--- design/flow/run.sh ---
#!/bin/bash
# the make line also repeats each setting of config.mk as NAME=value (left out here)
make -C /OpenROAD-flow-scripts/flow DESIGN_CONFIG=/design/flow/config.mk WORK_HOME=/design/flow/orfs CLKGATE_MAP_FILE= finish
--- design/flow/config.mk ---
export PLATFORM = sky130hd
export DESIGN_NAME = CONV
export DESIGN_NICKNAME = CONV
export VERILOG_FILES = /design/flow/design.v
export SDC_FILE = /design/flow/constraint.sdc
export NUM_CORES = 4
export LEC_CHECK = 0
export ABC_AREA = 0
export CAP_MARGIN = 20
export CELL_PAD_IN_SITES_DETAIL_PLACEMENT = 2
export CORE_MARGIN = 2
export CORE_UTILIZATION = 65
export CTS_CLUSTER_DIAMETER = 354
export CTS_CLUSTER_SIZE = 41
export GPL_ROUTABILITY_DRIVEN = 1
export GPL_TIMING_DRIVEN = 0
export PLACE_DENSITY_LB_ADDON = 0.1
export SETUP_SLACK_MARGIN = 2.4
export SLEW_MARGIN = 10
export TNS_END_PERCENT = 30
--- design/flow/constraint.sdc ---
create_clock -name core_clock -period 8.0 [get_ports {clk}]
set_input_delay 1.6000 -clock core_clock [delete_from_list [all_inputs] [get_ports {clk}]]
set_output_delay 1.6000 -clock core_clock [all_outputs]
set_load 0.01 [all_outputs]
--- design/flow/design.v ---
`timescale 1ns/10ps
module  CONV(
  input                      clk,
  input                      reset,
  output logic               busy,	
  input                      ready,	
  output logic        [13:0] iaddr,
  input               [7:0]  idata,	
  output logic               ioe,
  output logic               wen_L0,
  output logic               oe_L0,
  output logic        [13:0] addr_L0,
  output logic        [11:0] w_data_L0,
  input               [11:0] r_data_L0,
  output logic               wen_L1,
  output logic               oe_L1,
  output logic        [11:0] addr_L1,
  output logic        [11:0] w_data_L1,
  input               [11:0] r_data_L1,
  output logic               oe_weight,
  output logic        [15:0] addr_weight,
  input  logic signed [7:0]  r_data_weight,
  output logic               wen_L2,
  output logic        [3:0]  addr_L2,
  output logic        [31:0] w_data_L2
  );
  assign oe_L0 = 1'b0;
  localparam INITIAL0 = 0;
  localparam READ0    = 1;
  localparam EXECUTE0 = 2;
  localparam WRITE0   = 3;
  localparam DONE0    = 4;
  localparam EXECUTE1 = 0;
  localparam IDLE10   = 1;
  localparam WRITE1   = 2;
  localparam IDLE11   = 3;
  localparam DONE1    = 4;
  localparam INITIAL2 = 0;
  localparam IDLE20   = 1;
  localparam IDLE21   = 2;
  localparam READ2    = 3;
  localparam IDLE22   = 4;
  localparam IDLE23   = 5;
  localparam IDLE24   = 6;
  localparam IDLE25   = 7;
  localparam WRITE2   = 8;
  reg  [2:0]  layer0_cs;
  reg  [2:0]  layer0_ns;
  reg  [2:0]  layer1_cs;
  reg  [2:0]  layer1_ns;
  reg  [3:0]  layer2_cs;
  reg  [3:0]  layer2_ns;
  reg  [7:0]  column0_cnt;
  reg  [7:0]  column1_cnt;
  reg  [7:0]  row0_cnt;
  reg  [12:0] AfterFilter [0:8];
  reg  [7:0]  weight; 
  reg  [11:0] flatten;
  wire read0_done;
  wire read2_done;
  wire execute0_done;
  wire execute1_done;
  wire write0_done;
  wire write1_done;
  wire sr1_en;
  wire sr2_en;
  wire idle;
  assign read0_done = (iaddr==14'd130);
  assign read2_done = (addr_L1==4095);
  assign execute0_done = (iaddr==14'd133);
  assign execute1_done = (addr_L0==14'd129);
  assign write0_done = (addr_L0==16383);
  assign write1_done = (addr_L1==4095);
  assign sr1_en = (layer0_cs>=READ0);
  assign sr2_en = (layer1_cs>=EXECUTE1);
  assign idle = (column1_cnt>=126 && column1_cnt<255);
  always @(posedge clk, posedge reset) begin
    if (reset) layer0_cs <= INITIAL0;
    else       layer0_cs <= layer0_ns;
  end
  always @(*) begin
    layer0_ns=3'bx;
    case (layer0_cs)
      INITIAL0:
        begin
          if (ready)          layer0_ns=READ0;
          else                layer0_ns=INITIAL0;   
        end 
      READ0: 
        begin 
          if (read0_done)     layer0_ns=EXECUTE0;
          else                layer0_ns=READ0;     
        end 
      EXECUTE0: 
        begin 
          if (execute0_done)  layer0_ns=WRITE0;
          else                layer0_ns=EXECUTE0;  
        end  
      WRITE0: 
        begin 
          if (write0_done)    layer0_ns=DONE0;
          else                layer0_ns=WRITE0;    
        end
      DONE0:
        begin
                              layer0_ns=DONE0;     
        end
    endcase
  end
  always @(*) begin
    ioe=1;
    case (layer0_cs)
      INITIAL0:
        begin
        end
      READ0:
        begin
        end
      EXECUTE0:
        begin
        end
      WRITE0:
        begin
        end
      DONE0:
        begin
        end
    endcase
  end
  always @(posedge clk, posedge reset) begin
    if (reset) begin
      wen_L0<=0;
    end else begin
      if (layer0_ns==WRITE0) begin
        wen_L0<=1;
      end else begin
        wen_L0<=0;
      end
    end
  end
  always @(posedge clk, posedge reset) begin
    if (reset) layer1_cs <= EXECUTE1;
    else       layer1_cs <= layer1_ns;
  end
  always @(*) begin
    layer1_ns=2'bx;
    case (layer1_cs)
      EXECUTE1:
        begin
          if (execute1_done)  layer1_ns=IDLE10;
          else                layer1_ns=EXECUTE1;  
        end
      IDLE10:
        begin
                              layer1_ns=WRITE1;
        end
      WRITE1:
        begin
          if (write1_done)    layer1_ns=DONE1;
          else                layer1_ns=IDLE11;
        end
      IDLE11:
        begin
          if (idle)           layer1_ns=IDLE11;    
          else                layer1_ns=WRITE1;
        end
      DONE1:
        begin
                              layer1_ns=DONE1;     
        end
    endcase
  end
  always @(posedge clk, posedge reset) begin
    if (reset) begin
      wen_L1<=0;
    end else begin
      if (layer1_ns==WRITE1) begin
        wen_L1<=1;
      end else begin
        wen_L1<=0;
      end
    end
  end
  always @(posedge clk, posedge reset) begin
    if (reset) layer2_cs <= INITIAL2;
    else       layer2_cs <= layer2_ns;
  end
  always @(*) begin
    layer2_ns=4'bx;
    case (layer2_cs)
      INITIAL2:
        begin
          if (layer1_cs==DONE1) layer2_ns=IDLE20;
          else                  layer2_ns=INITIAL2;  
        end
      IDLE20:
        begin
                                layer2_ns=IDLE21; 
        end      
      IDLE21:      
        begin      
                                layer2_ns=READ2;   
        end
      READ2:
        begin
          if (read2_done)       layer2_ns=IDLE22;
          else                  layer2_ns=READ2;     
        end
      IDLE22:
        begin
                                layer2_ns=IDLE23;
        end
      IDLE23:
        begin
                                layer2_ns=IDLE24;   
        end
      IDLE24:
        begin
                                layer2_ns=IDLE25;   
        end
      IDLE25:  
        begin
                                layer2_ns=WRITE2;   
        end
      WRITE2:     
        begin      
                                layer2_ns=READ2;   
        end
    endcase
  end
  always @(*) begin
    wen_L2=0;
    oe_weight=1;
    oe_L1=0;
    case (layer2_cs)
      INITIAL2:
        begin
        end
      IDLE20:
        begin
          oe_L1=1;
        end
      IDLE21:
        begin
          oe_L1=1;
        end
      READ2:
        begin
          oe_L1=1;
        end
      IDLE22:
        begin
          oe_L1=1;
        end
      IDLE23:
        begin
          oe_L1=1;
        end
      IDLE24:
        begin
          oe_L1=1;
        end
      IDLE25:  
        begin
          oe_L1=1;
        end
      WRITE2: 
        begin
          wen_L2=1;
          oe_L1=1;
        end
    endcase
  end
  always @(posedge clk, posedge reset) begin
    if (reset) begin
      iaddr <= 0;
    end else begin
      iaddr <= iaddr+1;
    end
  end
  always @(posedge clk, posedge reset) begin
    if (reset) begin
      column0_cnt <= 0;
    end else begin
      if (layer0_cs>=EXECUTE0) begin
        if (column0_cnt!=127 && ioe) begin
          column0_cnt <= column0_cnt+1;
        end else if (column0_cnt==127 && ioe) begin
          column0_cnt <= 0;
        end
      end
    end
  end
  always @(posedge clk, posedge reset) begin
    if (reset) begin
      row0_cnt <= 0;
    end else begin
      if (layer0_cs>=EXECUTE0) begin
        if (column0_cnt!=127 && ioe) begin
          row0_cnt <= row0_cnt;
        end else if (column0_cnt==127 && ioe) begin
          row0_cnt <= row0_cnt+1;
        end
      end
    end
  end
  always @(posedge clk, posedge reset) begin
    if (reset) begin
      column1_cnt <= 0;
    end else begin
      if (layer1_cs>=WRITE1) begin
        if (column1_cnt!=255) begin
          column1_cnt <= column1_cnt+1;
        end else if (column1_cnt==255) begin
          column1_cnt <= 0;
        end
      end
    end
  end
  wire [7:0] p0;
  wire [7:0] p1;
  wire [7:0] p2;
  wire [7:0] p3;
  wire [7:0] p4;
  wire [7:0] p5;
  wire [7:0] p6;
  wire [7:0] p7;
  wire [7:0] p8;
  wire [8:0] p0_shf;
  wire [8:0] p5_shf;
  wire [8:0] p7_shf;
  wire [8:0] p8_shf;
  assign p0_shf = p0<<1;
  assign p5_shf = p5<<1;
  assign p7_shf = p7<<1;
  assign p8_shf = p8<<1;
  sr_8x259 sr1 (
    .clk(clk),
    .en(sr1_en),
    .sr_in(idata),
    .sr_tap1(p0),
    .sr_tap2(p1),
    .sr_tap3(p2),
    .sr_tap4(p3),
    .sr_tap5(p4),
    .sr_tap6(p5),
    .sr_tap7(p6),
    .sr_tap8(p7),
    .sr_tap9(p8)
  );
  always @(*) begin
    AfterFilter[0] =  - (p0_shf)       ;
    AfterFilter[1] =     0             ;
    AfterFilter[2] =     p2            ;
    AfterFilter[3] =     0             ;
    AfterFilter[4] =     p4            ;
    AfterFilter[5] =     p5_shf        ;
    AfterFilter[6] =     p6            ;
    AfterFilter[7] =     p7_shf        ;
    AfterFilter[8] =  -((p8_shf)+p8)   ;
    if (row0_cnt==0) begin
      AfterFilter[0] = 0;
      AfterFilter[1] = 0;
      AfterFilter[2] = 0;
    end
    if (column0_cnt==0) begin
      AfterFilter[0] = 0;
      AfterFilter[3] = 0;
      AfterFilter[6] = 0;
    end 
    if (column0_cnt==127) begin
      AfterFilter[2] = 0;
      AfterFilter[5] = 0;
      AfterFilter[8] = 0;
    end 
    if (row0_cnt==127) begin
      AfterFilter[6] = 0;
      AfterFilter[7] = 0;
      AfterFilter[8] = 0;
    end 
  end
  wire [12:0] add0_0;
  wire [12:0] add1_0;
  wire [12:0] add2_0;
  wire [12:0] add3_0;
  reg  [12:0] add0;
  reg  [12:0] add1;
  reg  [12:0] add2;
  reg  [12:0] add3;
  assign add0_0 = AfterFilter[0]+AfterFilter[2];
  assign add1_0 = AfterFilter[4]+AfterFilter[5];
  assign add2_0 = AfterFilter[6]+AfterFilter[7];
  assign add3_0 = AfterFilter[8];
  always @(posedge clk, posedge reset) begin
    if (reset) begin
      add0 <= 0; 
      add1 <= 0;
      add2 <= 0;
      add3 <= 0;
    end else begin
      add0 <= add0_0; 
      add1 <= add1_0;
      add2 <= add2_0;
      add3 <= add3_0;
    end
  end
  wire [12:0] add4_1;
  wire [12:0] add5_1;
  reg  [12:0] add4;
  reg  [12:0] add5;
  assign add4_1 = add0+add1;
  assign add5_1 = add2+add3;
  always @(posedge clk, posedge reset) begin
    if (reset) begin
      add4 <= 0;
      add5 <= 0;
    end else begin
      add4 <= add4_1;
      add5 <= add5_1;
    end
  end
  wire [12:0] add6_2;
  assign add6_2 = add4+add5;
  always @(posedge clk, posedge reset) begin
    if (reset) begin
      w_data_L0 <= 0;
    end else begin
      if (add6_2[12]) begin
        w_data_L0 <= 0;
      end else begin
        w_data_L0 <= add6_2;
      end
    end
  end
  always @(posedge clk, posedge reset) begin
    if (reset) begin
      addr_L0 <= 0;
    end else begin
      if (wen_L0) begin
        addr_L0 <= addr_L0+1;
      end
    end
  end
  wire [11:0] reg0;
  wire [11:0] reg1;
  sr_12x130 sr2 (
    .clk(clk),
    .en(sr2_en),
    .sr_in(w_data_L0),
    .sr_tap1(reg0),
    .sr_tap2(reg1)
  );
  reg [11:0] max_temp;
  always @(posedge clk, posedge reset) begin
    if (reset) begin
      max_temp <= 0;
    end else begin
      if (reg0>=reg1) begin
        max_temp <= reg0;
      end else begin
        max_temp <= reg1;
      end
    end
  end
  always @(posedge clk, posedge reset) begin
    if (reset) begin
      w_data_L1 <= 0;
    end else begin
      if (max_temp>= reg0 && max_temp>= reg1) begin
        w_data_L1 <= max_temp;
      end else if (reg0>= max_temp && reg0>= reg1) begin
        w_data_L1 <= reg0;
      end else begin
        w_data_L1 <= reg1;
      end
    end
  end
  always @(posedge clk, posedge reset) begin
    if (reset) begin
      addr_L1 <= 0;
    end else begin
      if (wen_L1||layer1_cs==DONE1) begin
        addr_L1 <= addr_L1+1;
      end
    end
  end
  always @(posedge clk, posedge reset) begin
    if (reset) begin
      addr_weight <= 0;
    end else begin
      if (layer1_cs==DONE1) begin
        addr_weight <= addr_weight+1;
      end
    end
  end
  always @(posedge clk, posedge reset) begin
    if (reset) begin
      weight <= 0;
      flatten <= 0;
    end else begin
      weight <= r_data_weight;
      flatten <= r_data_L1;
    end
  end
  wire [20:0] fc0;
  reg [20:0] fc;
  mul FC (
    .in1(weight),
    .in2({1'b0,flatten}),
    .out(fc0)
  );
  always @(posedge clk, posedge reset) begin
    if (reset) begin
      fc <= 0;
    end else begin
      fc <= fc0;
    end
  end
  reg  [31:0] fc_acc;
  wire [31:0] fc_sum0;
  wire [31:0] signed_fc;
  wire [31:0] signed_fc_acc;
  assign signed_fc = $signed(fc);
  assign signed_fc_acc = $signed(fc_acc);
  CLA32 cla (
    .a(signed_fc),
    .b(signed_fc_acc),
    .cin(1'b0),
    .out(fc_sum0)
  );
  always @(posedge clk, posedge reset) begin
    if (reset) begin
      fc_acc <= 0;
    end else begin 
      if (layer2_cs==IDLE24) begin
        fc_acc <= 0;
      end else begin
        if ((layer2_cs==READ2||layer2_cs==IDLE21||layer2_cs==IDLE22||layer2_cs==IDLE23||layer2_cs==IDLE25||layer2_cs==WRITE2) && addr_L1!=2) begin
          fc_acc <= fc_sum0;
        end
      end
    end
  end
  reg [31:0] fc_sum;
  always @(posedge clk, posedge reset) begin
    if (reset) begin
      fc_sum <= 0;
    end else begin
      fc_sum <= fc_sum0;
    end
  end
  reg [31:0] w_data_L2_reg;
  wire [15:0] fc_sum_shf;
  assign fc_sum_shf = fc_sum>>16;
  always @(*) begin
    if (fc_sum[31]==1) begin
      w_data_L2_reg = $signed(fc_sum_shf);
    end else begin
      w_data_L2_reg = fc_sum;
    end
  end
  always @(posedge clk, posedge reset) begin
    if (reset) begin
      w_data_L2 <= 0;
    end else begin
      if (layer2_cs==INITIAL2) begin
        w_data_L2 <= 0;
      end else begin
        w_data_L2 <= w_data_L2_reg;
      end
    end       
  end
  always @(posedge clk, posedge reset) begin
    if (reset) begin
      addr_L2 <= 0;
    end else begin
      if (wen_L2) begin
        addr_L2 <= addr_L2+1;
      end
    end
  end
  always @(posedge clk, posedge reset) begin
    if (reset) begin
      busy <= 0;
    end else begin
      case (addr_weight)
        40963: busy <= 1;
        40964: busy <= 0;
      endcase
    end
  end
endmodule
module CLA32 (
  input [31:0] a,
  input [31:0] b,
  input        cin,
  output [32:0] out
);
  wire cout0;
  wire cout1;
  wire cout2;
  CLA8 cla0 (.a(a[7:0]),   .b(b[7:0]),   .cin(cin),   .sum(out[7:0]),   .cout(cout0)   );
  CLA8 cla1 (.a(a[15:8]),  .b(b[15:8]),  .cin(cout0), .sum(out[15:8]),  .cout(cout1)   );
  CLA8 cla2 (.a(a[23:16]), .b(b[23:16]), .cin(cout1), .sum(out[23:16]), .cout(cout2)   );
  CLA8 cla3 (.a(a[31:24]), .b(b[31:24]), .cin(cout2), .sum(out[31:24]), .cout(out[32]) );
endmodule
module CLA8 (
  input [7:0] a,
  input [7:0] b,
  input       cin,
  output [7:0] sum,
  output       cout
);
  wire [7:0] p;
  wire [7:0] g;
  wire [6:0] c;  
  CLG clg8 (
    .cin(cin),
    .p(p),
    .g(g),
    .cout({cout, c[6:0]})
  );
  CLA_FA cla_fa0 (.a(a[0]), .b(b[0]), .cin(cin), .sum(sum[0]), .g(g[0]), .p(p[0]));
  genvar i;
  generate
  for (i=1;i<8;i=i+1) begin:cla_fa
    CLA_FA cla_fa (.a(a[i]), .b(b[i]), .cin(c[i-1]), .sum(sum[i]), .g(g[i]), .p(p[i]));
  end
  endgenerate
endmodule
module CLG (
  input cin,
  input [7:0] p,
  input [7:0] g,
  output [7:0] cout
);
  assign cout[0] = (cin & p[0])                                                  | (g[0])                                                                                                                                                                                                                                                                     ;
  assign cout[1] = (cin & p[0] & p[1])                                           | (g[0] & p[1])                                           | (g[1])                                                                                                                                                                                                           ;
  assign cout[2] = (cin & p[0] & p[1] & p[2])                                    | (g[0] & p[1] & p[2])                                    | (g[1] & p[2])                                    | (g[2])                                                                                                                                                        ;
  assign cout[3] = (cin & p[0] & p[1] & p[2] & p[3])                             | (g[0] & p[1] & p[2] & p[3])                             | (g[1] & p[2] & p[3])                             | (g[2] & p[3])                             | (g[3] )                                                                                                           ;
  assign cout[4] = (cin & p[0] & p[1] & p[2] & p[3] & p[4])                      | (g[0] & p[1] & p[2] & p[3] & p[4])                      | (g[1] & p[2] & p[3] & p[4])                      | (g[2] & p[3] & p[4])                      | (g[3] & p[4])                      | (g[4])                                                                       ;
  assign cout[5] = (cin & p[0] & p[1] & p[2] & p[3] & p[4] & p[5])               | (g[0] & p[1] & p[2] & p[3] & p[4] & p[5])               | (g[1] & p[2] & p[3] & p[4] & p[5])               | (g[2] & p[3] & p[4] & p[5])               | (g[3] & p[4] & p[5])               | (g[4] & p[5])               | (g[5])                                         ;
  assign cout[6] = (cin & p[0] & p[1] & p[2] & p[3] & p[4] & p[5] & p[6])        | (g[0] & p[1] & p[2] & p[3] & p[4] & p[5] & p[6])        | (g[1] & p[2] & p[3] & p[4] & p[5] & p[6])        | (g[2] & p[3] & p[4] & p[5] & p[6])        | (g[3] & p[4] & p[5] & p[6])        | (g[4] & p[5] & p[6])        | (g[5] & p[6])         | (g[6])                 ;
  assign cout[7] = (cin & p[0] & p[1] & p[2] & p[3] & p[4] & p[5] & p[6] & p[7]) | (g[0] & p[1] & p[2] & p[3] & p[4] & p[5] & p[6] & p[7]) | (g[1] & p[2] & p[3] & p[4] & p[5] & p[6] & p[7]) | (g[2] & p[3] & p[4] & p[5] & p[6] & p[7]) | (g[3] & p[4] & p[5] & p[6] & p[7]) | (g[4] & p[5] & p[6] & p[7]) | (g[5] & p[6] & p[7])  | (g[6] & p[7]) | (g[7]) ;
endmodule
module CLA_FA (  
  input a,
  input b,
  input cin,
  output sum,
  output p,
  output g
);
  assign sum = a^b^cin;
  assign p   = a|b;
  assign g   = a&b;
endmodule
module mul (
  input  [7:0]  in1,  
  input  [12:0] in2,  
  output reg [20:0] out  
);
  reg  [20:0] add0;
  reg  [18:0] add1;
  reg  [16:0] add2;
  reg  [14:0] add3;
  reg  [12:0] add4;
  reg  [10:0] add5;
  reg  [8:0]  add6;
  wire [8:0]  in1_shf;
  wire [9:0]  in1_x;   
  wire [9:0]  in1_x2;
  assign in1_shf = in1<<1;
  assign in1_x   = {{2{in1[7]}}, in1};
  assign in1_x2  = in1_x<<1;
  always @(*) begin
    add0=0;
    case ({in2[1:0],1'b0})
      3'b000, 3'b111 : add0 =  0; 
      3'b001, 3'b010 : add0 = $signed( in1     ); 
      3'b101, 3'b110 : add0 = $signed(-in1_x   ); 
      3'b011         : add0 = $signed( in1_shf ); 
      3'b100         : add0 = $signed(-in1_x2  ); 
    endcase
  end
  always @(*) begin
    add1=0;
    case (in2[3:1])
      3'b000, 3'b111 : add1 =  0; 
      3'b001, 3'b010 : add1 = $signed( in1     ); 
      3'b101, 3'b110 : add1 = $signed(-in1_x   ); 
      3'b011         : add1 = $signed( in1_shf ); 
      3'b100         : add1 = $signed(-in1_x2  ); 
    endcase
  end
  always @(*) begin
    add2=0;
    case (in2[5:3])
      3'b000, 3'b111 : add2 =  0; 
      3'b001, 3'b010 : add2 = $signed( in1     ); 
      3'b101, 3'b110 : add2 = $signed(-in1_x   ); 
      3'b011         : add2 = $signed( in1_shf ); 
      3'b100         : add2 = $signed(-in1_x2  ); 
    endcase
  end
  always @(*) begin
    add3=0;
    case (in2[7:5])
      3'b000, 3'b111 : add3 =  0; 
      3'b001, 3'b010 : add3 = $signed( in1     ); 
      3'b101, 3'b110 : add3 = $signed(-in1_x   ); 
      3'b011         : add3 = $signed( in1_shf ); 
      3'b100         : add3 = $signed(-in1_x2  ); 
    endcase
  end
  always @(*) begin
    add4=0;
    case (in2[9:7])
      3'b000, 3'b111 : add4 =  0; 
      3'b001, 3'b010 : add4 = $signed( in1     ); 
      3'b101, 3'b110 : add4 = $signed(-in1_x   ); 
      3'b011         : add4 = $signed( in1_shf ); 
      3'b100         : add4 = $signed(-in1_x2  ); 
    endcase
  end
  always @(*) begin
    add5=0;
    case (in2[11:9])
      3'b000, 3'b111 : add5 =  0; 
      3'b001, 3'b010 : add5 = $signed( in1     ); 
      3'b101, 3'b110 : add5 = $signed(-in1_x   ); 
      3'b011         : add5 = $signed( in1_shf ); 
      3'b100         : add5 = $signed(-in1_x2  ); 
    endcase
  end
  always @(*) begin
    add6=0;
    case ({in2[12],in2[12:11]})
      3'b000, 3'b111 : add6 =  0; 
      3'b001, 3'b010 : add6 = $signed( in1     ); 
      3'b101, 3'b110 : add6 = $signed(-in1_x   ); 
      3'b011         : add6 = $signed( in1_shf ); 
      3'b100         : add6 = $signed(-in1_x2  ); 
    endcase
  end
  wire [20:0] sum0;
  wire [20:0] carry0;
  wire [20:0] carry0_shf;
  assign carry0_shf = carry0<<1;
  adder21 adder21_0 (
    .a(add0),
    .b({add1,2'b0}),
    .cin({add2,4'b0}),
    .sum(sum0),
    .cout(carry0)
  );
  wire [20:0] sum1;
  wire [20:0] carry1;
  wire [20:0] carry1_shf;
  assign carry1_shf = carry1<<1;
  adder21 adder21_1 (
    .a({add3,6'b0}),
    .b({add4,8'b0}),
    .cin({add5,10'b0}),
    .sum(sum1),
    .cout(carry1)
  );
  wire [20:0] sum2;
  wire [20:0] carry2;
  wire [20:0] carry2_shf;
  assign carry2_shf = carry2<<1;
  adder21 adder21_2 (
    .a(sum0),
    .b(carry0_shf),
    .cin(sum1),
    .sum(sum2),
    .cout(carry2)
  );
  wire [20:0] sum3;
  wire [20:0] carry3;
  wire [20:0] carry3_shf;
  assign carry3_shf = carry3<<1;
  adder21 adder21_3 (
    .a(carry1_shf),
    .b(carry2_shf),
    .cin(sum2),
    .sum(sum3),
    .cout(carry3)
  );
  wire [20:0] sum4;
  wire [20:0] carry4;
  wire [20:0] carry4_shf;
  assign carry4_shf = carry4<<1;
  adder21 adder21_4 (
    .a(carry3_shf),
    .b(sum3),
    .cin({add6,12'b0}),
    .sum(sum4),
    .cout(carry4)
  );
  reg [11:0] out_temp0;  
  reg [10:0] out_temp1;
  reg [10:0] out_temp2;
  always @(*) begin
    out_temp0 = sum4[10:0]+carry4_shf[10:0]; 
  end
  always @(*) begin
    out_temp1 = sum4[20:11]+carry4_shf[20:11]+1;  
    out_temp2 = sum4[20:11]+carry4_shf[20:11];    
  end
  always @(*) begin
    if (out_temp0[11]) begin  
      out = {out_temp1, out_temp0[10:0]};
    end else begin            
      out = {out_temp2, out_temp0[10:0]};
    end
  end
endmodule
module adder21 (
  input [20:0] a,
  input [20:0] b,
  input [20:0] cin,
  output [20:0] sum,
  output [20:0] cout
);
  genvar i;
  generate
    for (i=0;i<21;i=i+1) begin:FA
      FA fa (.a(a[i]), .b(b[i]), .cin(cin[i]), .sum(sum[i]), .cout(cout[i]));
    end
  endgenerate
endmodule
module FA (
  input a, 
  input b,
  input cin,
  output sum, 
  output cout 
);
  wire c1, c2, s1;
  HA ha1(.a(a), .b(b), .cout(c1), .sum(s1));
  HA ha2(.a(s1), .b(cin), .cout(c2), .sum(sum));
  or (cout, c1, c2);
endmodule
module HA (
  input a, 
  input b,
  output sum, 
  output cout 
);
  xor (sum, a, b);
  and (cout, a, b);
endmodule
module sr_8x259 (
  input clk,
  input en,
  input  [7:0] sr_in,
  output [7:0] sr_tap1,
  output [7:0] sr_tap2,
  output [7:0] sr_tap3,
  output [7:0] sr_tap4,
  output [7:0] sr_tap5,
  output [7:0] sr_tap6,
  output [7:0] sr_tap7, 
  output [7:0] sr_tap8, 
  output [7:0] sr_tap9 
);
  reg [7:0] sr [0:258];
  integer i;
  always @(posedge clk) begin
    if (en) begin
      sr[258] <= sr_in;
      for (i=0;i<258;i=i+1) begin
        sr[i] <= sr[i+1];
      end
    end
  end
  assign sr_tap1 = sr[0];
  assign sr_tap2 = sr[1];
  assign sr_tap3 = sr[2];
  assign sr_tap4 = sr[128];
  assign sr_tap5 = sr[129];
  assign sr_tap6 = sr[130];
  assign sr_tap7 = sr[256];
  assign sr_tap8 = sr[257];
  assign sr_tap9 = sr[258];
endmodule
module sr_12x130 (
  input clk,
  input en,
  input  [11:0] sr_in,
  output [11:0] sr_tap1,
  output [11:0] sr_tap2
);
  reg [11:0] sr [0:129];
  integer i;
  always @(posedge clk) begin
    if (en) begin
      sr[129] <= sr_in;
      for (i=0;i<129;i=i+1) begin
        sr[i] <= sr[i+1];
      end
    end
  end
  assign sr_tap1 = sr[1];
  assign sr_tap2 = sr[129];
endmodule
==> impl.org, run 1 <==
#+TITLE: Flow metrics

** Status
- Outcome :: aborted with a tool error
- Halt Stage :: 3_5_place_dp
- Halt Reason :: Error: detail_place.tcl, 38 bad optional access

** Logic synthesis
- Dominant kind of combinational cell :: adder cells
- Adder-cell share of the synthesized area :: 0.03182
- Flops after synth :: 3966
- Yosys reports the multiplexer fraction of the synthesized area as 0.004487.
- Per the synthesis report, the XOR/XNOR share of the synthesized area is 0.01360.
- After technology mapping, the gate count stands at 5856.
- Commonest cells post-synth :: sky130_fd_sc_hd__edfxtp_1 (3620), sky130_fd_sc_hd__dfrtp_1 (344), sky130_fd_sc_hd__inv_1 (244), sky130_fd_sc_hd__ha_1 (227), sky130_fd_sc_hd__nor2_1 (177)
- Summing every instance area after synthesis gives 130800 µm².
- Post-synth tally of flip-flops with integrated enable :: 3620
- Of the total synthesized cell area, the portion taken by AND-OR and OR-AND cells is 0.02165.
- Of the post-synthesis cell area, the dominant cell type holds 0.8312.
- Per the Yosys statistics, synthesis produced 5856 cells.
- Synthesis instantiated 79 different standard cells from the library.
- Area fraction in and, or, nand and nor cells :: 0.02155
- Number of warnings printed during yosys synthesis :: 8
- After synthesis, the chip area reported by Yosys is 130800 µm².
- Average size of a mapped cell :: 22.33 µm²
- Per Yosys stat, the portion of area used by sequential elements is 0.8974.
- Largest cells by area :: sky130_fd_sc_hd__edfxtp_1 (83%), sky130_fd_sc_hd__dfrtp_1 (6.6%), sky130_fd_sc_hd__ha_1 (2.2%), sky130_fd_sc_hd__fa_1 (1.0%), sky130_fd_sc_hd__xnor2_1 (1.0%)
- Most frequently used flop master after synthesis :: sky130_fd_sc_hd__edfxtp_1
- Yosys instantiated no cell more often than sky130_fd_sc_hd__edfxtp_1.
- The biggest area contributor in the post-synthesis netlist is sky130_fd_sc_hd__edfxtp_1.
- The synthesis report gives the async set-or-reset register share as 0.08724.

** Die
- According to the floorplan report, the die width is 452.6 µm.
- Number of standard-cell rows in the floorplan :: 164
- Chip footprint :: 204800 µm²
- According to the I/O placement log, the pin count is 167.
- Share of the core filled by cells before placement :: 0.6543
- According to the floorplan report, the die height is 452.6 µm.
- Core area :: 199900 µm²

** Place
- Buffers placed on the I/O ports in this run total 151.
- Placer congestion estimate :: 0.8336
[per-stage QoR]
stage             cell area, µm²  hold WS [ps]  power (mW)
floorplan                 130800         350.2       24.84
global placement          135700         400.2       25.42
==> run 2, diff against run 1 <==
Settings changed: ABC_AREA 0 to not set, CELL_PAD_IN_SITES_DETAIL_PLACEMENT 2 to not set, CORE_UTILIZATION 65 to 72, CTS_CLUSTER_DIAMETER 354 to not set, CTS_CLUSTER_SIZE 41 to 55, GPL_ROUTABILITY_DRIVEN 1 to not set, GPL_TIMING_DRIVEN 0 to not set, PLACE_DENSITY_LB_ADDON 0.1 to not set, SETUP_SLACK_MARGIN 2.4 to 1.17, SLEW_MARGIN 10 to 20, TNS_END_PERCENT 30 to not set.
Clock period 8.0 ns to 4.02 ns, I/O delays scaled along.
==> run 2 against run 1 <==
The flow stops in 4_1_cts. Synthesized cell count unchanged. Die size shrank 9.6%. Area after synthesis unchanged.
==> impl.org, run 2 <==
#+TITLE: Flow metrics

** Status
- The first error in the log reads "[ERROR DPL-0033] detailed placement checks failed during check placement".
- Per the run summary, the flow got no further than 4_1_cts.
- Outcome :: aborted with a tool error

** Place
- The placer's final routability congestion estimate came to 0.8335 (about the same).
- The number of buffers inserted by port buffering came to 151 (unchanged).
- HPWL after DPL :: 119200 µm

** Logic synthesis
- The multiplexer share of the synthesized area came to 0.004487 (unchanged).
- Largest cells by area :: sky130_fd_sc_hd__edfxtp_1 (83%), sky130_fd_sc_hd__dfrtp_1 (6.6%), sky130_fd_sc_hd__ha_1 (2.2%), sky130_fd_sc_hd__fa_1 (1.0%), sky130_fd_sc_hd__xnor2_1 (1.0%)
- Commonest cells post-synth :: sky130_fd_sc_hd__edfxtp_1 (3620), sky130_fd_sc_hd__dfrtp_1 (344), sky130_fd_sc_hd__inv_1 (244), sky130_fd_sc_hd__ha_1 (227), sky130_fd_sc_hd__nor2_1 (177)
- The adder and majority cell fraction of the synthesized area came to 0.03182 (unchanged).
- Post-synthesis chip area from yosys :: 130800 µm² (unchanged)
- The simple-gate area share of the yosys netlist came to 0.02155 (unchanged).
- Post-synth seq share :: 0.8974 (unchanged)
- The synthesized cell area came to 130800 µm² (unchanged).
- Library cell with the largest summed area after synthesis :: sky130_fd_sc_hd__edfxtp_1
- The number of synthesis warnings came to 8 (unchanged).
- The most used flip-flop cell after synthesis is sky130_fd_sc_hd__edfxtp_1.
- The yosys cell count came to 5856 (unchanged).
- Grouping non-sequential cells by family puts the most area in adder cells.
- Synth Instances :: 5856 (unchanged)
- Portion of synthesized cell area occupied by the leading cell type :: 0.8312 (unchanged)
- Flops after synth :: 3966 (unchanged)
- Post-synth tally of flip-flops with integrated enable :: 3620 (unchanged)
- Number of unique standard cell types used by synthesis :: 79 (unchanged)
- Xor/xnor cell area share of the yosys netlist :: 0.01360 (unchanged)
- Most common cell in the netlist :: sky130_fd_sc_hd__edfxtp_1
- Async SR Flop Fraction :: 0.08724 (unchanged)
- The synthesized area per cell came to 22.33 µm² (unchanged).
- The synthesized-area fraction occupied by ao, oa, aoi and oai cells is 0.02165 (unchanged).

** Die
- The chip area is 185100 µm² (-9.6%).
- The x dimension of the die was 430.2 µm (-4.9%).
- Number of standard-cell rows in the floorplan :: 156 (-4.9%)
- Share of the core filled by cells before placement :: 0.7243 (+0.07000)
- The height of the die is 430.2 µm (-4.9%).
- The core outline area was 180500 µm² (-9.7%).
- The I/O pin total is 167 (unchanged).
[run 2: stage by stage]
step           worst slack, ps  instance area [µm²]  TNS [ps]  instances
3_5_place_dp             -1890               137800    -16220       8604
2_1_floorplan            -5371               130800         -       5857
3_3_place_gp             -1837               137800    -15290       8603
==> run 3, diff against run 2 <==
Settings changed: CTS_CLUSTER_DIAMETER set to 68, CTS_CLUSTER_SIZE 55 to 19, PLACE_DENSITY set to 0.42, SETUP_SLACK_MARGIN 1.17 to -0.4.
==> run 3 against run 2 <==
Now fails the layout checks on setup timing. Area after synthesis did not move. Die size did not move. Synthesized cell count did not move.
==> impl.org, run 3 <==
#+TITLE: Synthesis and PnR summary

** Critical path
- Looking at the reg2reg group, the worst path ends at fc[20]$_DFF_PP0_.
- The setup path with the least slack is of type reg -> reg.
- In this run the critical path is formed by inv_1 > ha_2 > nand2_2 > or3_4 > nor2_4 > or2_4 > mux2i_1 > a22o_2 > inv_2 > buf_6 > fa_2 > fa_1 > fa_1 > inv_2 > fa_1 > ha_1 > and2_4 > o21ai_2 > inv_1 > a41o_1 > o41ai_2 > o21bai_1 > a21oi_1 > xor2_1.
- Worst r2r src :: weight[1]$_DFF_PP0_
- Count of buffer and inverter cells on the critical path :: 5
- Number of gates on the worst path with buffers counted :: 24
- Family with the most delay on the worst path :: adder cells
- CP required :: 4850 ps
- CP max stage cell :: sky130_fd_sc_hd__fa_1
- Worst setup path end :: fc[20]$_DFF_PP0_
- STA classifies the critical path startpoint as a register.
- By instance count, the cell type seen most on the critical path is sky130_fd_sc_hd__fa_1.
- Launch point of the worst path :: weight[1]$_DFF_PP0_
- Register-to-register setup slack :: -1580 ps
- Worst-path maximum fanout :: 4
- Arr. time, crit path :: 6430 ps
- The worst setup path is captured at a register.
- Critical Path Max Stage Delay :: 530 ps
- Measured in cells, the most critical reg-to-reg path has a length of 24.

** Logic synthesis
- Library cell with the largest summed area after synthesis :: sky130_fd_sc_hd__edfxtp_1
- Adder-cell share of the synthesized area :: 0.03182 (unchanged)
- Post-synth seq share :: 0.8974 (unchanged)
- The most common cell in the synthesized netlist is sky130_fd_sc_hd__edfxtp_1.
- The fraction of registers with async set/reset came to 0.08724 (unchanged).
- The xor/xnor cell area share of the yosys netlist is 0.01360 (unchanged).
- Area fraction in and, or, nand and nor cells :: 0.02155 (unchanged)
- The chip area from the yosys synthesis statistics was 130800 µm² (unchanged).
- Number of warnings printed during yosys synthesis :: 8 (unchanged)
- The tally of unique sky130hd cells used after synthesis is 79 (unchanged).
- Synth Instances :: 5856 (unchanged)
- The number of enable flip-flop cells was 3620 (unchanged).
- Average size of a mapped cell :: 22.33 µm² (unchanged)
- Post-synth design cell area :: 130800 µm² (unchanged)
- The number of register bits inferred by synthesis came to 3966 (unchanged).
- The yosys cell count was 5856 (unchanged).
- Commonest cells post-synth :: sky130_fd_sc_hd__edfxtp_1 (3620), sky130_fd_sc_hd__dfrtp_1 (344), sky130_fd_sc_hd__inv_1 (244), sky130_fd_sc_hd__ha_1 (227), sky130_fd_sc_hd__nor2_1 (177)
- By area, the combinational part of the netlist is dominated by adder cells.
- Mux area share :: 0.004487 (unchanged)
- The portion of synthesized cell area occupied by the leading cell type was 0.8312 (unchanged).
- In the synthesized netlist the dominant register cell turns out to be sky130_fd_sc_hd__edfxtp_1.
- Post-synthesis share of cell area spent on and-or and or-and gates :: 0.02165 (unchanged)
- Yosys attributes the largest share of cell area to sky130_fd_sc_hd__edfxtp_1 (83%), sky130_fd_sc_hd__dfrtp_1 (6.6%), sky130_fd_sc_hd__ha_1 (2.2%), sky130_fd_sc_hd__fa_1 (1.0%), sky130_fd_sc_hd__xnor2_1 (1.0%).

** Power and ir drop
- Power per unit of standard cell area :: 523.9 nW/µm²
- The switching portion of total power comes to 0.2235.
- The share of total power dissipated in sequential elements is 0.599.
- The share of total power dissipated in combinational logic is 0.084.
- IR drop worst, VDD :: 0.5177 mV
- For the sequential group, total power comes out at 45.5 mW.
- Leakage :: 51.86 nW
- Switching power summed over all nets :: 16.97 mW
- Power consumed by combinational cells :: 6.41 mW
- Clock share of power :: 0.317
- Total clock network power :: 24.0 mW
- Internal power summed over all cells :: 58.96 mW
- Power comes to 75.93 mW.
- Group with the largest share of power :: registers

** Final layout
- Cell Count, Final, Fillers Out :: 8954
- Post-layout nets :: 6826
- The layout report lists the multi-input gate area as 12710 µm².
- Number of fill cells in the layout :: 7961
- Core Util, Final :: 0.8028
- Footprint of the flip-flops and latches :: 117400 µm²
- The area growth from synthesis to layout is 10.83%.

** Clock network
- Maximum count of clock buffers along a single path :: 3
- Total clock buffers created by CTS :: 233
- The cell sitting at the root of the clock tree is a sky130_fd_sc_hd__clkbuf_16.
- Count of hold buffers inserted by post-cts repair :: 0
- # H-tree levels :: 4
- In the CTS report, the clock slew at the register clock pins of the worst setup and hold paths is listed as 80 ps.
- Source-to-sink clock delay at the later pin of the worst-skew pair :: 900 ps
- The number of clock sinks came to 3966.
- CTS tree :: yes

** Final timing
- Worst clock skew :: 31.68 ps
- Per the timing report, the achievable frequency comes out to 178.4 MHz.
- Final Worst Setup Slack :: -1584 ps
- The max-slew check reports its worst relative slack as 0.3604.
- Final worst path period need :: 5604 ps
- Looking at the max-slew report, the worst-margin pin has a slew of 959.4 ps.
- Per the final timing report, the hold violations number 0.
- Part of the cycle the worst path needs :: 1.394
- Setup repair after global routing could not meet its margin everywhere.
- Setup Total Neg Slack :: -14240 ps
- Final max-slew violation count :: 0
- Setup violations, final :: 20

** Route
- Across all layers, the routed design uses 55009 vias.
- After detailed routing, the average wire length per cell comes to 28.70 µm.
- Antenna Nets Post-Route :: 0
- Routed via count divided by cell count :: 6.144
- For this run, the detailed router's first-pass iteration total came to 8.
- The detailed router finished its first iteration with 6623 violations.
- WL final :: 257000 µm
- Post-route DRC :: 0

** Place
- Pre-CTS setup slack :: -1890 ps (unchanged)
- The placer's final routability congestion estimate came to 0.8335 (unchanged).
- Port buffer count :: 151 (unchanged)
- The half-perimeter wire length of the detailed placement result came to 119200 µm (unchanged).
- Number of cells after detailed placement :: 8604 (unchanged)

** Hold path
- Hold Path Origin :: r_data_L1[0]
- According to the hold report, the worst path is of the in -> reg type.
- Worst Hold End :: flatten[0]$_DFF_PP0_
- Count of cells along the worst hold path :: 1

** Global routing
- The global route stage reports its total congestion overflow as 0.
- Pin count of the biggest net entering global routing :: 192
- The number of antenna violations at the first check in global routing came to 5.
- Number of global-route vias before repair :: 56792
- The first global-routing pass estimated 374700 µm of wire.
- The global routing report lists combined usage of all routing layers as 0.2797.

** Die
- Count of boundary I/O pins :: 167 (unchanged)
- The chip area was 185100 µm² (unchanged).
- Core area :: 180500 µm² (unchanged)
- Chip Width :: 430.2 µm (unchanged)
- Share of the core filled by cells before placement :: 0.7243 (unchanged)
- Number of standard-cell rows in the floorplan :: 156 (unchanged)
- The height of the die is 430.2 µm (unchanged).

** Flow run
- The tool flagged a number of max-cap violations equal to 0.
- Summing over the stages, the warning tally comes to 124.

** Status
- A clean result was blocked by setup timing.
- The run finished, with violations left.
## run 3: layout make-up
cell class,count,area share
clock inverter,27,0.002331
clock buffer,299,0.04230
sequential,3966,0.8098
multi-input combinational,1568,0.08768
antenna,3,0.00005180
timing repair buffer,477,0.03104
inverter,244,0.006345
tap,2370,0.02046
## run 3: repair_timing
action                                  CTS  global route
pin swaps                                41            37
resized                                  67            48
endpoints found under the hold margin     0             0
setup buffers                             9            13
endpoints found under the setup margin   15            14
## run 3: per-stage QoR
| stage | area (µm²) | hold WS (ps) |
|---|---|---|
| after global placement | 137800 | 400.8 |
| after global routing | 144900 | 327.8 |
| after floorplan | 130800 | 350.2 |
| final | 144900 | 355.2 |
| after CTS | 144600 | 301.9 |
| after detailed placement | 137800 | 404.5 |
## run 3: routing by layer
| layer | up-vias | track usage | share of wire |
|---|---|---|---|
| met1 | 28531 | 0.3679 | 0.38 |
| met5 | - | 0 | 0.00014 |
| met4 | 6 | 0.1063 | 0.042 |
| li1 | 23401 | - | - |
| met2 | 2441 | 0.4846 | 0.52 |
| met3 | 630 | 0.03828 | 0.054 |
==> run 4, diff against run 3 <==
Settings changed: ABC_AREA set to 1, CORE_UTILIZATION 72 to 57, CTS_CLUSTER_DIAMETER 68 to not set, CTS_CLUSTER_SIZE 19 to not set, PLACE_DENSITY 0.42 to 0.6, SETUP_SLACK_MARGIN -0.4 to 1.66.
Clock period 4.02 ns to 5.74 ns, I/O delays scaled along.
==> run 4 against run 3 <==
The run now finishes clean. Sequential share of layout area decreased by 2.7 points. Cell area up 3.4%. Setup slack better by 1900 ps. Critical path type unchanged. Largest cell class unchanged.
==> impl.org, run 4 <==
#+TITLE: Synthesis and PnR summary

** Critical path
- Register-to-register setup slack :: 350 ps (+1940 ps)
- Critical Path Sink Type :: register
- Worst r2r src :: weight[0]$_DFF_PP0_
- The largest fanout on the critical path is 5 (+1).
- CP required :: 6540 ps (+1690 ps)
- Critical Path Max Stage Delay :: 510 ps (-20 ps)
- Capture point of the worst reg-to-reg path :: fc[19]$_DFF_PP0_
- Launch point of the worst path :: weight[0]$_DFF_PP0_
- CP max stage cell :: sky130_fd_sc_hd__fa_1
- Worst setup path end :: fc[19]$_DFF_PP0_
- The worst setup path is launched from a register.
- Count of buffer and inverter cells on the critical path :: 6 (+1)
- The critical path is of the reg -> reg type.
- The path length in cells of the critical path is 27 (+13%).
- Worst reg-to-reg path cell count :: 27 (+13%)
- Arr. time, crit path :: 6190 ps (-240 ps)
- The kind of cell with the highest combined delay along the critical path is adder cells.

** Global routing
- Total overflow reported by the global router :: 0 (unchanged)
- The number of antenna violations at the first check in global routing came to 4 (-1).
- The global-route usage over all layers is 0.1559 (-0.1238).
- The global-route wire length before repair is 284900 µm (-24%).
- The via count of the first global-routing pass came to 50756 (-11%).
- The largest net degree at the start of global routing is 224 (+17%).

** Logic synthesis
- The commonest cells after synthesis are sky130_fd_sc_hd__edfxtp_1 (3620), sky130_fd_sc_hd__inv_1 (473), sky130_fd_sc_hd__dfrtp_1 (344), sky130_fd_sc_hd__nand2_1 (337), sky130_fd_sc_hd__ha_1 (227).
- The multiplexer share of the synthesized area was 0.00008653 (-0.004401).
- The portion of synthesized cell area occupied by the leading cell type was 0.8353 (+0.004084).
- The synthesized area per cell came to 21.62 µm² (-3.2%).
- Post-synth tally of flip-flops with integrated enable :: 3620 (unchanged)
- Largest cells by area :: sky130_fd_sc_hd__edfxtp_1 (84%), sky130_fd_sc_hd__dfrtp_1 (6.6%), sky130_fd_sc_hd__ha_1 (2.2%), sky130_fd_sc_hd__inv_1 (1.4%), sky130_fd_sc_hd__fa_1 (1.0%)
- The number of register bits inferred by synthesis was 3966 (unchanged).
- The chip area from the yosys synthesis statistics was 130100 µm² (-0.49%).
- Area fraction in and, or, nand and nor cells :: 0.02500 (+0.003452)
- Cell count listed in synth_stat.txt :: 6020 (+2.8%)
- Xor/xnor cell area share of the yosys netlist :: 0.01043 (-0.003164)
- Async SR Flop Fraction :: 0.08724 (unchanged)
- Number of warnings printed during yosys synthesis :: 8 (unchanged)
- Yosys instantiated no cell more often than sky130_fd_sc_hd__edfxtp_1.
- The gate count of the mapped netlist was 6020 (+2.8%).
- The adder and majority cell fraction of the synthesized area is 0.03198 (+0.0001563).
- The synthesized cell area is 130100 µm² (-0.49%).
- Sorting the Yosys area breakdown by cell type puts at the top sky130_fd_sc_hd__edfxtp_1.
- The tally of unique sky130hd cells used after synthesis came to 58 (-27%).
- Most frequently used flop master after synthesis :: sky130_fd_sc_hd__edfxtp_1
- Dominant kind of combinational cell :: adder cells
- The sequential cell area fraction in the yosys report is 0.9018 (+0.004409).
- The synthesized-area fraction occupied by ao, oa, aoi and oai cells came to 0.01571 (-0.005941).

** Power and ir drop
- Power consumed by combinational cells :: 3.47 mW (-46%)
- The internal power of the cells was 48.00 mW (-19%).
- Share of power burned in combinational logic :: 0.058 (-0.026)
- The leakage component of the power was 54.71 nW (+5.5%).
- Group with the largest share of power :: registers
- Fraction of power spent switching nets :: 0.2031 (-0.02036)
- Power per unit of standard cell area :: 401.8 nW/µm² (-23%)
- Seq pwr :: 31.9 mW (-30%)
- The power of the clock network is 24.9 mW (+4%).
- The share of total power in the clock network was 0.413 (+0.096).
- The power spent charging and discharging nets came to 12.23 mW (-28%).
- Final total power :: 60.23 mW (-21%)
- The peak ir drop on the vdd network came to 0.3102 mV (-40%).
- The sequential share of power was 0.529 (-0.070).

** Clock network
- The maximum buffer depth of the clock tree is 4 (+1).
- The number of CTS-inserted buffers came to 391 (+68%).
- The later-pin clock latency in the skew report was 920 ps (+20 ps).
- Looking at the clock tree report, the root buffer type is sky130_fd_sc_hd__clkbuf_16.
- # H-tree levels :: 5 (+1)
- The number of sinks driven by the clock tree came to 3966 (unchanged).
- TritonCTS built the clock tree.
- The clock transition time at the flip-flop clock pins of the worst setup and hold paths was 60 ps (-20 ps).
- The count of hold buffers inserted by post-cts repair is 0 (unchanged).

** Die
- Core area :: 227300 µm² (+26%)
- The effective utilization at floorplan is 0.5726 (-0.1517).
- The chip area came to 232200 µm² (+25%).
- Chip Width :: 481.8 µm (+12%)
- The height of the die was 481.8 µm (+12%).
- The total number of placement rows was 175 (+12%).
- The I/O pin total was 167 (unchanged).

** Final timing
- The slew at the pin with the worst max-slew slack is 1200 ps (+240.6 ps).
- The setup TNS after final layout was 0 ps (+14240 ps).
- Tightest slew margin relative to the limit :: 0.1926 (-0.1678)
- Maximum clock frequency :: 185.6 MHz (+4.0%)
- Final max-slew violation count :: 0 (unchanged)
- Unrepaired setup endpoints after global routing :: yes
- The largest clock skew in the final design is 60.38 ps (+28.69 ps).
- The setup slack of the critical path after layout is 351.9 ps (+1936 ps).
- The ratio of final minimum period to clock period came to 0.9387 (-0.4554).
- The number of setup violations in the final report is 0 (-100%).
- Final Hold Violating Endpoints :: 0 (unchanged)
- The final period demand of the worst path was 5388 ps (-216.0 ps).

** Place
- Placer congestion estimate :: 0.8006 (-3.9%)
- Pre-CTS setup slack :: -75.63 ps (+1814 ps)
- The number of buffers inserted by port buffering came to 151 (unchanged).
- HPWL after DPL :: 96820 µm (-19%)

** Final layout
- Post-layout nets :: 7029 (+3.0%)
- The fraction of the core area covered by cells at the end of the flow came to 0.6595 (-0.1432).
- Footprint of the flip-flops and latches :: 117400 µm² (about the same)
- Logic area :: 11310 µm² (-11%)
- Synthesis-to-finish area growth :: 15.18%
- The number of fillers in the final layout came to 14857 (+87%).

** Route
- The number of DRC markers in iteration 0 was 4367 (-34%).
- Post-detailed-route wirelength per cell :: 18.23 µm (-36%)
- Total vias in the final route :: 51474 (-6.4%)
- Detailed-router iteration count before antenna repair :: 5 (-3)
- Post-route DRC :: 0 (unchanged)
- Antenna Nets Post-Route :: 0 (unchanged)
- The per-cell via count in the routed design was 5.144 (-16%).
- WL final :: 182400 µm (-29%)

** Flow run
- Max-cap check violation count :: 0 (unchanged)
- The total number of warnings across the stage logs was 127 (+2.4%).

** Hold path
- Hold Path Class :: reg -> reg
- The worst hold path stage count was 0 (-1).
- Hold Path Origin :: sr1.sr[220][0]$_DFFE_PP_
- The path with the worst hold slack has its endpoint at sr1.sr[219][0]$_DFFE_PP_.

** Status
- Outcome :: no timing/DRC/antenna violations
-- run 4: routing by layer --
metal / vias up / part of all wire / GRT usage
met1: 26270 / 0.51 / 0.2552
met3: 380 / 0.040 / 0.02983
met5: - / 0 / 0
met4: 0 / 0.027 / 0.05335
met2: 893 / 0.42 / 0.2117
li1: 23931 / - / -
-- run 4: cell type report --
type / instances / area share
Clock buffer: 482 / 0.06888
Tap cell: 3009 / 0.02512
Antenna cell: 1 / 0.00001669
Sequential cell: 3966 / 0.7830
Inverter: 479 / 0.01210
Multi-Input combinational cell: 1542 / 0.07545
Timing Repair inverter: 1 / 0.00003339
Clock inverter: 215 / 0.01519
Timing Repair Buffer: 312 / 0.02023
-- run 4: repair_timing --
item,CTS,global route
gates resized,81,29
endpoints found under the setup margin,14,44
pin swaps,37,14
buffers inserted,16,3
gates cloned,0,1
-- run 4: stage by stage --
step | instances | cell area, µm² | hold slack [ps]
2_1_floorplan | 6021 | 130200 | 350.2
3_3_place_gp | 9288 | 136600 | 400.9
3_5_place_dp | 9288 | 136600 | 404.5
4_1_cts | 10001 | 149700 | 364.2
5_1_grt | 10007 | 149900 | 377.3
6_report | 10007 | 149900 | 373.4
==> run 5, diff against run 4 <==
Settings changed: ABC_AREA 1 to not set, CELL_PAD_IN_SITES_DETAIL_PLACEMENT set to 2, CELL_PAD_IN_SITES_GLOBAL_PLACEMENT set to 2, CORE_MARGIN 2 to 7, CORE_UTILIZATION 57 to 69, GPL_TIMING_DRIVEN set to 0, MIN_ROUTING_LAYER set to met2, PLACE_DENSITY 0.6 to 0.87, SETUP_SLACK_MARGIN 1.66 to not set.
Clock period 5.74 ns to 8.0 ns, I/O delays scaled along.
==> run 5 against run 4 <==
The run now fails in 3_5_place_dp. Area after synthesis increased by 0.49%. Synthesized cell count is 2.7% lower. Die size down 13%.
==> impl.org, run 5 <==
#+TITLE: Flow metrics

** Die
- The height of the die is 449.4 µm (-6.7%).
- The x dimension of the die came to 449.4 µm (-6.7%).
- The effective utilization at floorplan is 0.6956 (+0.1230).
- The I/O pin total came to 167 (unchanged).
- Chip footprint :: 201900 µm² (-13%)
- Number of standard-cell rows in the floorplan :: 159 (-9.1%)
- Core area :: 188000 µm² (-17%)

** Logic synthesis
- Post-synth seq share :: 0.8974 (-0.004409)
- The multiplexer share of the synthesized area came to 0.004487 (+0.004401).
- Flops after synth :: 3966 (unchanged)
- Most frequently used flop master after synthesis :: sky130_fd_sc_hd__edfxtp_1
- The gate count of the mapped netlist is 5856 (-2.7%).
- Post-synthesis share of cell area spent on and-or and or-and gates :: 0.02165 (+0.005941)
- Post-synth design cell area :: 130800 µm² (+0.49%)
- The portion of synthesized cell area occupied by the leading cell type came to 0.8312 (-0.004084).
- The biggest area contributor in the post-synthesis netlist is sky130_fd_sc_hd__edfxtp_1.
- Most common cell in the netlist :: sky130_fd_sc_hd__edfxtp_1
- The chip area from the yosys synthesis statistics is 130800 µm² (+0.49%).
- The xor/xnor cell area share of the yosys netlist is 0.01360 (+0.003164).
- Number of warnings printed during yosys synthesis :: 8 (unchanged)
- For reference, the top cells by count after synthesis are sky130_fd_sc_hd__edfxtp_1 (3620), sky130_fd_sc_hd__dfrtp_1 (344), sky130_fd_sc_hd__inv_1 (244), sky130_fd_sc_hd__ha_1 (227), sky130_fd_sc_hd__nor2_1 (177).
- The synthesized area per cell is 22.33 µm² (+3.3%).
- Grouping non-sequential cells by family puts the most area in adder cells.
- By area the synthesized netlist is led by sky130_fd_sc_hd__edfxtp_1 (83%), sky130_fd_sc_hd__dfrtp_1 (6.6%), sky130_fd_sc_hd__ha_1 (2.2%), sky130_fd_sc_hd__fa_1 (1.0%), sky130_fd_sc_hd__xnor2_1 (1.0%).
- The tally of unique sky130hd cells used after synthesis came to 79 (+36%).
- Cell count listed in synth_stat.txt :: 5856 (-2.7%)
- The fraction of registers with async set/reset is 0.08724 (unchanged).
- Area fraction in and, or, nand and nor cells :: 0.02155 (-0.003452)
- The number of enable flip-flop cells came to 3620 (unchanged).
- The adder and majority cell fraction of the synthesized area came to 0.03182 (-0.0001563).

** Place
- The placer's final routability congestion estimate was 0.8077 (+0.89%).
- The number of buffers inserted by port buffering was 151 (unchanged).

** Status
- Halt Stage :: 3_5_place_dp
- Outcome :: aborted with a tool error
- The tool reported: "Error: detail_place.tcl, 38 bad optional access".
==> run 6, diff against run 5 <==
Settings changed: CELL_PAD_IN_SITES_DETAIL_PLACEMENT 2 to not set, CELL_PAD_IN_SITES_GLOBAL_PLACEMENT 2 to not set, CORE_MARGIN 7 to 2, CORE_UTILIZATION 69 to 50, GPL_TIMING_DRIVEN 0 to not set, MIN_ROUTING_LAYER met2 to not set, PLACE_DENSITY 0.87 to not set.
Clock period 8.0 ns to 7.24 ns, I/O delays scaled along.
==> run 6 against run 5 <==
The run now finishes clean. Synthesized cell count did not move. Area after synthesis did not move. Die size rose by 32%.
==> impl.org, run 6 <==
#+TITLE: Synthesis and PnR summary

** Logic synthesis
- Area fraction in and, or, nand and nor cells :: 0.02155 (unchanged)
- The adder and majority cell fraction of the synthesized area came to 0.03182 (unchanged).
- Portion of synthesized cell area occupied by the leading cell type :: 0.8312 (unchanged)
- Async SR Flop Fraction :: 0.08724 (unchanged)
- The synthesized area per cell is 22.33 µm² (unchanged).
- The number of synthesis warnings was 8 (unchanged).
- The number of register bits inferred by synthesis is 3966 (unchanged).
- The multiplexer share of the synthesized area was 0.004487 (unchanged).
- Library cell with the largest summed area after synthesis :: sky130_fd_sc_hd__edfxtp_1
- Among the non-sequential cells, adder cells take the most area.
- The gate count of the mapped netlist came to 5856 (unchanged).
- Post-synthesis chip area from yosys :: 130800 µm² (unchanged)
- Most frequently used flop master after synthesis :: sky130_fd_sc_hd__edfxtp_1
- The tally of unique sky130hd cells used after synthesis was 79 (unchanged).
- Xor/xnor cell area share of the yosys netlist :: 0.01360 (unchanged)
- Most common cell in the netlist :: sky130_fd_sc_hd__edfxtp_1
- Cell count listed in synth_stat.txt :: 5856 (unchanged)
- Post-synth design cell area :: 130800 µm² (unchanged)
- Largest cells by area :: sky130_fd_sc_hd__edfxtp_1 (83%), sky130_fd_sc_hd__dfrtp_1 (6.6%), sky130_fd_sc_hd__ha_1 (2.2%), sky130_fd_sc_hd__fa_1 (1.0%), sky130_fd_sc_hd__xnor2_1 (1.0%)
- The number of enable flip-flop cells was 3620 (unchanged).
- The sequential cell area fraction in the yosys report is 0.8974 (unchanged).
- Post-synthesis share of cell area spent on and-or and or-and gates :: 0.02165 (unchanged)
- By count the netlist is led by sky130_fd_sc_hd__edfxtp_1 (3620), sky130_fd_sc_hd__dfrtp_1 (344), sky130_fd_sc_hd__inv_1 (244), sky130_fd_sc_hd__ha_1 (227), sky130_fd_sc_hd__nor2_1 (177).

** Clock network
- CTS tree :: yes
- In the CTS report, the clock slew at the register clock pins of the worst setup and hold paths is listed as 60 ps.
- Sink count of the clock tree :: 3966
- The H-tree generated during clock tree synthesis spans 5 levels.
- Post-CTS timing repair inserted 0 buffers for setup.
- Source-to-sink clock delay at the later pin of the worst-skew pair :: 880 ps
- Count of hold buffers inserted by post-cts repair :: 0
- Maximum count of clock buffers along a single path :: 4
- Root buffer selected by CTS :: sky130_fd_sc_hd__clkbuf_16
- Total clock buffers created by CTS :: 387
- Quantity of gates resized following cts :: 0

** Critical path
- In this run the number of cells on the critical path is 24.
- The longest incremental delay of any stage on the critical path is reported as 550 ps.
- Data on the critical path arrives at its endpoint at 7470 ps.
- Worst-path maximum fanout :: 11
- Launch point of the worst path :: weight[0]$_DFF_PP0_
- CP max stage cell :: sky130_fd_sc_hd__or3_1
- The launch point of the worst register-to-register path is recorded as weight[0]$_DFF_PP0_.
- STA classifies the critical path endpoint as a register.
- CP dominant cell by count :: sky130_fd_sc_hd__inv_1
- The worst setup path is launched from a register.
- The timing report notes that buffer and inverter cells on the critical path total 4.
- Family with the most delay on the worst path :: adder cells
- Critical path start-end classification :: reg -> reg
- The cell sequence reported for the critical path is inv_1 > ha_1 > nand2_1 > or3_1 > nor2_1 > or2_2 > mux2i_1 > a22o_1 > inv_1 > fa_1 > fa_1 > fa_1 > inv_1 > ha_1 > ha_1 > inv_1 > o21bai_1 > a21o_1 > a311o_1 > a41o_1 > o41ai_2 > o21bai_1 > a21oi_1 > xor2_1.
- Worst setup path end :: fc[20]$_DFF_PP0_
- STA shows the worst reg2reg path with a cell count of 24.
- Register-to-register setup slack :: 550 ps
- Capture point of the worst reg-to-reg path :: fc[20]$_DFF_PP0_
- STA puts the critical path data required time at 8020 ps.

** Power and ir drop
- The switching portion of total power comes to 0.2068.
- The group that draws the most power in this run is registers.
- Summed over all sequential cells, the power is 25.3 mW.
- Power per unit of standard cell area :: 315.8 nW/µm²
- Total clock network power :: 19.6 mW
- Of the total power, combinational logic draws 0.052.
- IR analysis of the VDD net gives a maximum drop of 0.2414 mV.
- Proportion of power drawn by flip-flops and latches :: 0.534
- Clock share of power :: 0.414
- Switching power summed over all nets :: 9.783 mW
- Cell internal power was estimated by the tool at 37.52 mW.
- The power report puts the leakage power at 53.44 nW.
- Combinational power for this build is 2.45 mW.

** Route
- The iteration count recorded for the first detailed-route pass is 5.
- TritonRoute output was used to compute an average wire per cell of 18.15 µm.
- In this run, the number of DRC markers left after iteration 0 of detailed routing was 4768.
- The detailed router reported a total wirelength of 185300 µm.
- Total vias in the final route :: 50931
- Routed via count divided by cell count :: 4.989
- Post-route DRC :: 0
- Antenna Nets Post-Route :: 0

** Final timing
- Final Hold Violating Endpoints :: 0
- The flow reports an fmax of 149.4 MHz.
- Final max-slew violation count :: 0
- Final Worst Setup Slack :: 547.4 ps
- Post-route period utilization is reported as 0.9244.
- After layout, the minimum clock period comes to 6693 ps.
- The pin closest to its max-slew limit shows a slew of 1176 ps.
- Per the slew report, the remaining headroom to the max-slew limit stands at 0.2160.
- Setup Total Neg Slack :: 0 ps
- In the final run the clock tree shows a worst skew of 36.75 ps.
- The end-of-flow timing check tallies setup violations at 0.
- Unrepaired setup endpoints after global routing :: no

** Hold path
- The startpoint identified for the worst hold timing path is sr2.sr[40][4]$_DFFE_PP_.
- Worst Hold End :: sr2.sr[39][4]$_DFFE_PP_
- The worst hold path was traced through 0 stages.
- Hold Path Class :: reg -> reg

** Flow run
- Total tool warning count :: 151
- The run reported a max-capacitance violation count of 0.

** Die
- Core area :: 259900 µm² (+38%)
- Chip Width :: 515.4 µm (+15%)
- The total number of placement rows came to 187 (+18%).
- Y dimension of the die :: 515.4 µm (+15%)
- The effective utilization at floorplan is 0.5031 (-0.1925).
- The I/O pin total came to 167 (unchanged).
- Chip footprint :: 265700 µm² (+32%)

** Global routing
- Overall routing resource usage recorded by global route was 0.1377.
- Pin count of the biggest net entering global routing :: 217
- Total overflow reported by the global router :: 0
- Global-route wire length before repair :: 289400 µm
- The number of antenna violations at the first check in global routing was 7.
- The via count of the first global-routing pass was 50434.

** Place
- The placer's final routability congestion estimate was 0.8039 (-0.47%).
- Post-placement cell area :: 137200 µm²
- Pre-CTS setup slack :: 509.4 ps
- Detailed placement finished with a half-perimeter wire length of 97850 µm.
- The number of buffers inserted by port buffering came to 151 (unchanged).

** Final layout
- According to the finish report, the design has a final net count of 6729.
- Synthesis-to-finish area growth :: 14.52%
- Non-Filler Cell Area, Final :: 149800 µm²

** Status
- Outcome :: no timing/DRC/antenna violations
==> run 6: final cells by class <==
cell class                 instances  area, µm²
clock inverter                   232       2303
multi-input combinational       1568      12260
fill                           18769     110200
inverter                         244      919.6
sequential                      3966     117400
antenna                            4      10.01
timing repair buffer             226       2349
clock buffer                     473      10180
tap                             3496       4374
==> run 6: per-stage QoR <==
| step | utilization | hold slack (ps) | total power, mW | std cells |
|---|---|---|---|---|
| finish | 0.5761 | 387.6 | 47.30 | 10209 |
| floorplan | - | 350.2 | 27.45 | 5857 |
| global placement | 0.5279 | 400.6 | 28.22 | 9498 |
| detailed placement | 0.5279 | 404.5 | 28.24 | 9499 |
| global route | 0.5761 | 393.4 | 49.29 | 10207 |
| CTS | 0.5760 | 388.6 | 48.05 | 10204 |
==> run 6: layer usage <==
layer	wire length, µm	global-route usage	share of wire	vias up
met1	96400	0.2272	0.52	26225
met3	6956	0.02499	0.038	390
met2	76460	0.1838	0.41	817
li1	-	-	-	23497
met5	12	0	0.000065	-
met4	5419	0.04582	0.029	2
Power and IR drop assume default switching activity.
